==> flow/design.v <==
module mult(input [3:0] a, input [3:0] b, output reg [8:0] c
    );
always@(*)
c= a*b;
endmodule
module ad(input [8:0] a1, input [8:0] b1, output reg [9:0] c1
    );
always@(*)
c1= a1+b1;
endmodule
module ad2(input [8:0] a2, input [9:0] b2, output reg [10:0] c2
    );
always@(*)
c2= a2+b2;
endmodule
module ad3(input [8:0] a3, input [10:0] b3, output reg [11:0] c3
    );
always@(*)
c3= a3+b3;
endmodule
`timescale 1ns / 1ps
module mem_ram (input clk, wren, 
                input [3:0] d11,input [3:0] d12,input [3:0] d13,input [3:0] d14,input [3:0] d15,input [3:0] d16,input [3:0] d17,input [3:0]d18,
					 input [3:0] d21,input [3:0] d22,input [3:0] d23,input [3:0] d24,input [3:0] d25,input [3:0] d26,input [3:0] d27,input [3:0]d28,
					 input [3:0] d31,input [3:0] d32,input [3:0] d33,input [3:0] d34,input [3:0] d35,input [3:0] d36,input [3:0] d37,input [3:0]d38,
					 input [3:0] d41,input [3:0] d42,input [3:0] d43,input [3:0] d44,input [3:0] d45,input [3:0] d46,input [3:0] d47,input [3:0]d48,
					 input [3:0] r1,input [3:0] r2,
					 input [3:0] r3,input [3:0] r4,
					 output [11:0] w_sum11,
					 output [11:0] w_sum12,
					 output [11:0] w_sum13,
					 output [11:0] w_sum14,
					 output [11:0] w_sum15,
					 output [11:0] w_sum16,
					 output [11:0] w_sum17,
					 output [11:0] w_sum18
					 );
  reg [31:0] mem [3:0];  
  wire [8:0] p11, p21,p31,p41;
  wire [8:0] p12, p22,p32,p42;
  wire [8:0] p13, p23,p33,p43;
  wire [8:0] p14, p24,p34,p44;
  wire [8:0] p15, p25,p35,p45;
  wire [8:0] p16, p26,p36,p46;
  wire [8:0] p17, p27,p37,p47;
  wire [8:0] p18, p28,p38,p48;
wire [9:0] s11,s12,s13,s14,s15,s16,s17,s18;
wire [10:0] s21,s22,s23,s24,s25,s26,s27,s28;
wire [11:0] s31,s32,s33,s34,s35,s36,s37,s38;
  always @(posedge clk) 
      begin
            if (wren) begin
                mem[0][31-:4]<=d11;
					 mem[0][27-:4] <=d12;
					 mem[0][23-:4]<=d13;
					 mem[0][19-:4]<=d14;
					 mem[0][15-:4]<=d15;
					 mem[0][11-:4]<=d16;
					 mem[0][7-:4]<=d17;
					 mem[0][3-:4]<=d18;
					 mem[1][31-:4]<=d21;
					 mem[1][27-:4] <=d22;
					 mem[1][23-:4]<=d23;
					 mem[1][19-:4]<=d24;
					 mem[1][15-:4]<=d25;
					 mem[1][11-:4]<=d26;
					 mem[1][7-:4]<=d27;
					 mem[1][3-:4]<=d28;
					 mem[2][31-:4]<=d31;
					 mem[2][27-:4] <=d32;
					 mem[2][23-:4]<=d33;
					 mem[2][19-:4]<=d34;
					 mem[2][15-:4]<=d35;
					 mem[2][11-:4]<=d36;
					 mem[2][7-:4]<=d37;
					 mem[2][3-:4]<=d38;
					 mem[3][31-:4]<=d41;
					 mem[3][27-:4] <=d42;
					 mem[3][23-:4]<=d43;
					 mem[3][19-:4]<=d44;
					 mem[3][15-:4]<=d45;
					 mem[3][11-:4]<=d46;
					 mem[3][7-:4]<=d47;
					 mem[3][3-:4]<=d48;
            end
		end		 
generate
   mult m11(.a(r1),
				.b(mem[0][31-:4]),
				.c(p11) 
				);
	mult m21(
	         .a(r2),
				.b(mem[1][31-:4]),
				.c(p21)
	         );		
   mult m31(
	         .a(r3),
				.b(mem[2][31-:4]),
				.c(p31)
	         );		
   mult m41(
	         .a(r4),
				.b(mem[3][31-:4]), 
				.c(p41)
	         );	
  ad add11 ( 
            .a1(p11),
				.b1(p21),
				.c1(s11)
           );  
  ad2 add21 (
            .b2(s11),
				.a2(p31),
				.c2(s21)
          );
  ad3 add31 (
             .b3(s21),
				 .a3(p41),
				 .c3(s31)
				 );
    mult m12(.a(r1),
				.b(mem[0][27-:4]),
				.c(p12)
				);
	mult m22(
	         .a(r2),
				.b(mem[1][27-:4]),
				.c(p22)
	         );		
   mult m32(
	         .a(r3),
				.b(mem[2][27-:4]),
				.c(p32)
	         );		
   mult m42(
	         .a(r4),
				.b(mem[3][27-:4]), 
				.c(p42)
	         );	
  ad add12 ( 
            .a1(p12),
				.b1(p22),
				.c1(s12)
           );  
  ad2 add22 (
            .b2(s12),
				.a2(p32),
				.c2(s22)
          );
  ad3 add32 (
             .b3(s22),
				 .a3(p42),
				 .c3(s32)
				 );
   mult m13(.a(r1),
				.b(mem[0][23-:4]),
				.c(p13)
				);
	mult m23(
	         .a(r2),
				.b(mem[1][23-:4]),
				.c(p23)
	         );		
   mult m33(
	         .a(r3),
				.b(mem[2][23-:4]),
				.c(p33)
	         );		
   mult m43(
	         .a(r4),
				.b(mem[3][23-:4]), 
				.c(p43)
	         );	
  ad add13 ( 
            .a1(p13),
				.b1(p23),
				.c1(s13)
           );  
  ad2 add23 (
            .b2(s13),
				.a2(p33),
				.c2(s23)
          );
  ad3 add33 (
             .b3(s23),
				 .a3(p43),
				 .c3(s33)
				 );
  mult m14(.a(r1),
				.b(mem[0][19-:4]),
				.c(p14)
				);
	mult m24(
	         .a(r2),
				.b(mem[1][19-:4]),
				.c(p24)
	         );		
   mult m34(
	         .a(r3),
				.b(mem[2][19-:4]),
				.c(p34)
	         );		
   mult m44(
	         .a(r4),
				.b(mem[3][19-:4]), 
				.c(p44)
	         );	
  ad add14 ( 
            .a1(p14),
				.b1(p24),
				.c1(s14)
           );  
  ad2 add24 (
            .b2(s14),
				.a2(p34),
				.c2(s24)
          );
  ad3 add34 (
             .b3(s24),
				 .a3(p44),
				 .c3(s34)
				 );
  mult m15(.a(r1),
				.b(mem[0][15-:4]),
				.c(p15)
				);
	mult m25(
	         .a(r2),
				.b(mem[1][15-:4]),
				.c(p25)
	         );		
   mult m35(
	         .a(r3),
				.b(mem[2][15-:4]),
				.c(p35)
	         );		
   mult m45(
	         .a(r4),
				.b(mem[3][15-:4]), 
				.c(p45)
	         );	
  ad add15 ( 
            .a1(p15),
				.b1(p25),
				.c1(s15)
           );  
  ad2 add25 (
            .b2(s15),
				.a2(p35),
				.c2(s25)
          );
  ad3 add35 (
             .b3(s25),
				 .a3(p45),
				 .c3(s35)
				 );
   mult m16(.a(r1),
				.b(mem[0][11-:4]),
				.c(p16)
				);
	mult m26(
	         .a(r2),
				.b(mem[1][11-:4]),
				.c(p26)
	         );		
   mult m36(
	         .a(r3),
				.b(mem[2][11-:4]),
				.c(p36)
	         );		
   mult m46(
	         .a(r4),
				.b(mem[3][11-:4]), 
				.c(p46)
	         );	
  ad add16 ( 
            .a1(p16),
				.b1(p26),
				.c1(s16)
           );  
  ad2 add26 (
            .b2(s16),
				.a2(p36),
				.c2(s26)
          );
  ad3 add36 (
             .b3(s26),
				 .a3(p46),
				 .c3(s36)
				 );
   mult m17(.a(r1),
				.b(mem[0][7-:4]),
				.c(p17)
				);
	mult m27(
	         .a(r2),
				.b(mem[1][7-:4]),
				.c(p27)
	         );		
   mult m37(
	         .a(r3),
				.b(mem[2][7-:4]),
				.c(p37)
	         );		
   mult m47(
	         .a(r4),
				.b(mem[3][7-:4]), 
				.c(p47)
	         );	
  ad add17 ( 
            .a1(p17),
				.b1(p27),
				.c1(s17)
           );  
  ad2 add27 (
            .b2(s17),
				.a2(p37),
				.c2(s27)
          );
  ad3 add37 (
             .b3(s27),
				 .a3(p47),
				 .c3(s37)
				 );
  mult m18(.a(r1),
				.b(mem[0][3-:4]),
				.c(p18)
				);
	mult m28(
	         .a(r2),
				.b(mem[1][3-:4]),
				.c(p28)
	         );		
   mult m38(
	         .a(r3),
				.b(mem[2][3-:4]),
				.c(p38)
	         );		
   mult m48(
	         .a(r4),
				.b(mem[3][3-:4]), 
				.c(p48)
	         );	
  ad add18 ( 
            .a1(p18),
				.b1(p28),
				.c1(s18)
           );  
  ad2 add28 (
            .b2(s18),
				.a2(p38),
				.c2(s28)
          );
  ad3 add38 (
             .b3(s28),
				 .a3(p48),
				 .c3(s38)
				 );
assign w_sum11 =s31;
assign w_sum12 =s32;
assign w_sum13 =s33;
assign w_sum14 =s34;
assign w_sum15 =s35;
assign w_sum16 =s36;
assign w_sum17 =s37;
assign w_sum18 =s38;
endgenerate
endmodule
Settings: LEC_CHECK=0, ABC_AREA=1, CAP_MARGIN=20, CELL_PAD_IN_SITES_GLOBAL_PLACEMENT=1, CORE_ASPECT_RATIO=0.5, CORE_MARGIN=7, CORE_UTILIZATION=40, CTS_CLUSTER_DIAMETER=288, CTS_CLUSTER_SIZE=98, PLACE_DENSITY_LB_ADDON=0.07, SLEW_MARGIN=20, TNS_END_PERCENT=5; clock period 10.0 ns.
run.sh (not shown) runs the stock make flow with config.mk's settings and CLKGATE_MAP_FILE=.
The baseline passed the timing, design-rule and antenna checks.
Edit:
- ABC_AREA: 1 -> unset
- CELL_PAD_IN_SITES_GLOBAL_PLACEMENT: 1 -> unset
- CORE_ASPECT_RATIO: 0.5 -> unset
- CORE_MARGIN: 7 -> 2
- CTS_CLUSTER_DIAMETER: 288 -> unset
- CTS_CLUSTER_SIZE: 98 -> unset
- HOLD_SLACK_MARGIN: unset -> 0.07
- PLACE_DENSITY_LB_ADDON: 0.07 -> unset
- TNS_END_PERCENT: 5 -> unset
- clock period: 10.0 -> 5.6 ns (I/O delays scaled with it)
With this change the flow finished but failed the layout checks on setup timing.
Hold slack loses 880 ps.
Design area rose by 16%.
Worst setup slack gets worse by 2000 ps.
Flip-flop count is unchanged.
Synthesized cell count decreases by about 19%.
Count of clock-buffer cells in the layout went up by 3.
Via count rose by about 4%.
Global-route usage came out higher by 5.3 points.
Critical path depth came out higher by 2.
Edit:
- CORE_UTILIZATION: 40 -> 71
- HOLD_SLACK_MARGIN: 0.07 -> unset
- clock period: 5.6 -> 9.71 ns (I/O delays scaled with it)
The changed run completed without violations.
Die area shrinks by 43%.
Final cell count shrinks by 18%.
Critical path depth shrinks by 1.
Via count shrinks by 4.8%.
Worst hold slack gains 800 ps.
Sequential share of layout area grows by 2.5 points.
Edit:
- CORE_UTILIZATION: 71 -> 66
- clock period: 9.71 -> 6.6 ns (I/O delays scaled with it)
This time the run completed and failed the layout checks on setup timing.
Design area increases by about a fifth.
Cell count increases by roughly a tenth.
Routed wire length rose by a quarter to a third.
Worst setup slack degrades by 1000 ps.
Global-route usage increases by 5.8 points.
Via count came out higher by roughly a tenth.
Sequential cell count is unchanged.
Synthesized cell count is unchanged.
Utilization is higher by 6.3 points.
Critical path depth rises by 1.


Starts from the design.v that is shown in full above.
export LEC_CHECK = 0
export ABC_AREA = 1
export CAP_MARGIN = 20
export CORE_MARGIN = 2
export CORE_UTILIZATION = 71
export CTS_CLUSTER_SIZE = 99
export SLEW_MARGIN = 20
create_clock -name core_clock -period 11.4 [get_ports {clk}]
The baseline finished with timing, DRC and antenna clean.
Edit:
--- a/flow/config.mk
+++ b/flow/config.mk
@@ -12 +12,2 @@
-export CTS_CLUSTER_SIZE = 99
+export CTS_CLUSTER_SIZE = 35
+export PLACE_DENSITY_LB_ADDON = 0.06
==> flow/constraint.sdc (replaced) <==
create_clock -name core_clock -period 4.94 [get_ports {clk}]
set_input_delay 0.9880 -clock core_clock [delete_from_list [all_inputs] [get_ports {clk}]]
set_output_delay 0.9880 -clock core_clock [all_outputs]
set_load 0.01 [all_outputs]
- The changed run stopped in clock tree synthesis
- synthesized cell count stays the same
- synthesized area does not change
- die area stays the same


Starts from the design.v that is shown in full above.
make LEC_CHECK=0 CAP_MARGIN=20 CORE_MARGIN=2 CORE_UTILIZATION=66 CTS_CLUSTER_SIZE=69 HOLD_SLACK_MARGIN=0.3 MAX_ROUTING_LAYER=met5 SETUP_SLACK_MARGIN=-0.51 SLEW_MARGIN=20 TNS_END_PERCENT=55 finish   # period 6.54 ns
The baseline reached the layout checks and failed them: setup timing.
==> next run, changes <==
Settings changed: CAP_MARGIN 20 to 40, CORE_UTILIZATION 66 to 68, HOLD_SLACK_MARGIN 0.3 to 0.29.
Now the flow died in global routing on ODB-0269.
Area after synthesis stays the same.
Synthesized cell count does not change.
Die area is lower by 2.9%.
==> next run, changes <==
Settings changed: CAP_MARGIN 40 to 20, CORE_UTILIZATION 68 to 40, CTS_CLUSTER_SIZE 69 to not set, HOLD_SLACK_MARGIN 0.29 to not set, MAX_ROUTING_LAYER met5 to not set, SETUP_SLACK_MARGIN -0.51 to not set, TNS_END_PERCENT 55 to not set.
Clock period 6.54 ns to 10.0 ns, I/O delays scaled along.
This time the run finished clean.
Area after synthesis stays the same.
Synthesized cell count does not change.
Die area climbs by well over a third.
==> next run, changes <==
Settings changed: CORE_UTILIZATION 40 to 17.
Clock period 10.0 ns to 11.4 ns, I/O delays scaled along.
Cell count rose by 32%.
Flip-flop count does not change.
Wire length is higher by 26%.
Design area climbs by 4.0%.
Synthesized cell count stays the same.
Hold slack is better by 140 ps.
Sequential share of layout area shrinks by 0.57 points.
Setup slack gains 760 ps.


// mem_ram: RTL as listed in full above, without the edits since
make LEC_CHECK=0 CAP_MARGIN=15 CORE_MARGIN=2 CORE_UTILIZATION=68 CTS_CLUSTER_SIZE=36 HOLD_SLACK_MARGIN=-0.09 SLEW_MARGIN=30 finish   # period 6.89 ns
The first run finished with setup timing left.
Edit:
Settings changed: CAP_MARGIN 15 to 20, CORE_UTILIZATION 68 to 70, HOLD_SLACK_MARGIN -0.09 to 0.3.
Outcome: The changed run never finished: it broke off in 5_1_grt. Die area drops by about 2.8%. Area after synthesis stays the same. Synthesized cell count stays the same.
Edit:
Settings changed: CORE_UTILIZATION 70 to 58, CTS_CLUSTER_SIZE 36 to unset, HOLD_SLACK_MARGIN 0.3 to unset, SLEW_MARGIN 30 to 20.
Clock period 6.89 ns to 5.43 ns, I/O delays scaled along.
Result: Now the flow produced a layout that fails on setup timing. Die area goes up by 20%. Synthesized area is unchanged. Synthesized cell count is unchanged.
Edit:
Settings changed: CORE_UTILIZATION 58 to 40.
Clock period 5.43 ns to 9.71 ns, I/O delays scaled along.
The new run finished clean.
Synthesized area stays the same.
Wire length falls by 21%.
Clock-buffer cell count falls by 2.
Final cell count falls by 4.4%.
Sequential cell count does not change.
Global-route usage falls by 15 points.
Die area rises by 44%.


// mem_ram: RTL as listed in full above, without the edits since
==> flow/config.mk <==
export PLATFORM = sky130hd
export DESIGN_NAME = mem_ram
export DESIGN_NICKNAME = mem_ram
export VERILOG_FILES = /design/flow/design.v
export SDC_FILE = /design/flow/constraint.sdc
export NUM_CORES = 4
export LEC_CHECK = 0
export ABC_AREA = 1
export CAP_MARGIN = 20
export CORE_ASPECT_RATIO = 0.5
export CORE_MARGIN = 2
export CORE_UTILIZATION = 66
export CTS_CLUSTER_DIAMETER = 291
export CTS_CLUSTER_SIZE = 100
export PLACE_DENSITY = 0.35
export SETUP_SLACK_MARGIN = 1.2
export SLEW_MARGIN = 20
export TNS_END_PERCENT = 5
==> flow/constraint.sdc <==
create_clock -name core_clock -period 5.39 [get_ports {clk}]
set_input_delay 1.0780 -clock core_clock [delete_from_list [all_inputs] [get_ports {clk}]]
set_output_delay 1.0780 -clock core_clock [all_outputs]
set_load 0.01 [all_outputs]
The starting point finished but fails on setup timing.
Edit:
- CORE_ASPECT_RATIO: 0.5 -> unset
- CORE_UTILIZATION: 66 -> 57
- CTS_CLUSTER_DIAMETER: 291 -> unset
- CTS_CLUSTER_SIZE: 100 -> 75
- PLACE_DENSITY: 0.35 -> unset
- PLACE_DENSITY_LB_ADDON: unset -> 0.12
- SETUP_SLACK_MARGIN: 1.2 -> unset
- TNS_END_PERCENT: 5 -> unset
- clock period: 5.39 -> 5.35 ns (I/O delays scaled with it)
=>
- The changed run produced a layout that fails on setup timing
- final cell count grows by 3.3%
Edit:
- ABC_AREA: 1 -> unset
- CORE_UTILIZATION: 57 -> 65
- CTS_CLUSTER_SIZE: 75 -> 74
- MAX_ROUTING_LAYER: unset -> met4
- PLACE_DENSITY_LB_ADDON: 0.12 -> unset
What happened:
- The changed run completed and failed the layout checks on setup timing
- final cell count falls by 13%
- worst setup slack is worse by 1200 ps
- flip-flop count is unchanged
- non-clock buffer count came out higher by 30
- routed wire length rises by 62%
- maximum frequency falls by 15%
- global-route usage goes up by 13 points
- design area went down by 0.90%
- die area came out lower by 15%
- via count grows by 17%
Edit:
- CORE_UTILIZATION: 65 -> 61
- CTS_CLUSTER_SIZE: 74 -> 75
After rerunning: The new run reached the layout checks and failed them: setup timing; design area came out lower by 0.98%; non-clock buffer count came out lower by 11; synthesized area does not change; core utilization came out lower by 6.4 points; synthesized cell count stays the same; global-route usage came out lower by 6.7 points.
